## mpadd32_shift
module mpadd32_shift (CLK, RST_N, s_out, a_in, b_in, write, start, ready);
Size: ~2800 cells after synthesis, ~770 flip-flops, roughly 770 I/O pins, about 32000 µm² of cells after synthesis.
export LEC_CHECK = 0
export CAP_MARGIN = 40
export CORE_MARGIN = 2
export CORE_UTILIZATION = 70
export MAX_ROUTING_LAYER = met4
export PLACE_DENSITY = 0.64
export SLEW_MARGIN = 20
create_clock -name core_clock -period 4.25 [get_ports {CLK}]
run.sh (not shown) runs the stock make flow with config.mk's settings and CLKGATE_MAP_FILE=.
The first run never finished: it broke off in global routing (5_1_grt), error GRT-0116.
==> next run, changes <==
- CAP_MARGIN: 40 -> 20
- CORE_UTILIZATION: 70 -> 65
- PLACE_DENSITY: 0.64 -> unset
Effect: The new run finished but fails on negative setup slack. Synthesized area stays the same. Die size came out higher by a little under a tenth. Synthesized cell count is unchanged.


build 72:
Starting RTL as in the previous note.
clock: 5.0 ns
lec_check: 0
abc_area: 0
cap_margin: 20
core_aspect_ratio: 0.89
core_margin: 6
core_utilization: 40
cts_cluster_diameter: 21
cts_cluster_size: 100
gpl_timing_driven: 0
max_routing_layer: met4
min_routing_layer: met2
slew_margin: 35
Input-level comparison between build 47 and build 72:
# build 72
export LEC_CHECK = 0
export ABC_AREA = 0
export CAP_MARGIN = 20
export CORE_ASPECT_RATIO = 0.89
export CORE_MARGIN = 6
export CORE_UTILIZATION = 40
export CTS_CLUSTER_DIAMETER = 21
export CTS_CLUSTER_SIZE = 100
export GPL_TIMING_DRIVEN = 0
export MAX_ROUTING_LAYER = met4
export MIN_ROUTING_LAYER = met2
export SLEW_MARGIN = 35
create_clock -name core_clock -period 5.0 [get_ports {CLK}]
# build 47
export LEC_CHECK = 0
export ABC_AREA = 1
export CAP_MARGIN = 20
export CORE_MARGIN = 2
export CORE_UTILIZATION = 72
export CTS_CLUSTER_DIAMETER = 361
export PLACE_DENSITY_LB_ADDON = 0.02
export SETUP_SLACK_MARGIN = -0.26
export SLEW_MARGIN = 20
create_clock -name core_clock -period 2.7 [get_ports {CLK}]
Notes after the runs:
- Build 47 did not run to completion, as it errored out during clock tree synthesis.
- Going from build 72 to build 47, fraction of synthesized area in multiplexers essentially unchanged; overall die area fell about 45%; chip area from the yosys synthesis statistics has increased; fraction of synthesized cell area in xor and xnor cells shows a reduction of 0.91 points; die width down 30%.
- Looking at synthesized area across build 72 and build 47, the one that comes out higher is build 47.
- Summary — number of placed instances, taps included, build 47 relative to build 72: higher, by 55.
- [build 47] core utilization at floorplan rose 33 points relative to build 72
- Synthesized netlist cell count grows by more than 10% when moving from build 72 to build 47.
- Worst setup slack before clock tree synthesis, build 72 and build 47, higher one = build 72.
Relative to build 47, the following input files were edited for build 39:
# build 47
export LEC_CHECK = 0
export ABC_AREA = 1
export CAP_MARGIN = 20
export CORE_MARGIN = 2
export CORE_UTILIZATION = 72
export CTS_CLUSTER_DIAMETER = 361
export PLACE_DENSITY_LB_ADDON = 0.02
export SETUP_SLACK_MARGIN = -0.26
export SLEW_MARGIN = 20
create_clock -name core_clock -period 2.7 [get_ports {CLK}]
# build 39
export LEC_CHECK = 0
export CAP_MARGIN = 20
export CORE_MARGIN = 2
export CORE_UTILIZATION = 57
export SLEW_MARGIN = 20
create_clock -name core_clock -period 2.51 [get_ports {CLK}]
==> comparison <==
Build 39 had finished all stages when the layout checks came back failing, citing negative setup slack. Per-instance average area after synthesis: build 39 vs build 47 up 12%. Portion of the post-synthesis area used by sequential elements: build 47 and build 39 compared, higher one is build 39. Against build 47 as the reference, build 39 delivers a lower placed instance area. Between build 47 and build 39, the flow reports post-DP HPWL decreasing by more than a quarter.
The inputs of build 13 differ from those of build 39 as listed below.
# build 39
export LEC_CHECK = 0
export CAP_MARGIN = 20
export CORE_MARGIN = 2
export CORE_UTILIZATION = 57
export SLEW_MARGIN = 20
create_clock -name core_clock -period 2.51 [get_ports {CLK}]
# build 13
export LEC_CHECK = 0
export CAP_MARGIN = 20
export CORE_MARGIN = 2
export CORE_UTILIZATION = 61
export CTS_CLUSTER_SIZE = 53
export SETUP_SLACK_MARGIN = 0.63
export SLEW_MARGIN = 20
create_clock -name core_clock -period 2.51 [get_ports {CLK}]
### Flow results
- Build 13: ODB-0269 in global routing -> run aborted
- Build 13 -> build 39: number of H-tree branching levels delta 0, exact match
- Going from build 39 to build 13, number of placement rows now smaller; post-cts resize count increased by about 170% relative to the old numbers; vertical die dimension went down about 3.3%.
Changes in build 86 relative to build 13:
# build 13
export LEC_CHECK = 0
export CAP_MARGIN = 20
export CORE_MARGIN = 2
export CORE_UTILIZATION = 61
export CTS_CLUSTER_SIZE = 53
export SETUP_SLACK_MARGIN = 0.63
export SLEW_MARGIN = 20
create_clock -name core_clock -period 2.51 [get_ports {CLK}]
# build 86
export LEC_CHECK = 0
export CAP_MARGIN = 20
export CORE_MARGIN = 2
export CORE_UTILIZATION = 66
export SLEW_MARGIN = 20
create_clock -name core_clock -period 4.53 [get_ports {CLK}]
Findings:
Build 86 closes out successfully: all stages finished, all timing, DRC and antenna checks passed.
From build 13 to build 86 the numbers moved as follows: standard cell area after detailed placement lost 6.0%; post-synthesis register bit count held; buffer count from post-CTS setup fixing lost 63.
What build 22 does differently from build 86 at the input level:
# build 86
export LEC_CHECK = 0
export CAP_MARGIN = 20
export CORE_MARGIN = 2
export CORE_UTILIZATION = 66
export SLEW_MARGIN = 20
create_clock -name core_clock -period 4.53 [get_ports {CLK}]
# build 22
export LEC_CHECK = 0
export CAP_MARGIN = 20
export CORE_MARGIN = 2
export CORE_UTILIZATION = 66
export SLEW_MARGIN = 20
create_clock -name core_clock -period 2.51 [get_ports {CLK}]
[summary]
Tool error GRT-0232 stopped build 22 during global routing; no final results.
Having completed the whole flow, build 86 delivered a layout that passed the timing, design-rule and antenna checks.
Build 22 vs build 86 — final weighted congestion in routability-driven placement rose about 0.7%.
Reported for build 22 and build 86, area after synthesis turned out identical to the last digit.
In the tables for build 22 and build 86, area after detailed placement reads lower with build 86.
Compare build 22 and build 86 | worst setup timing slack at the placement stage lower: build 22
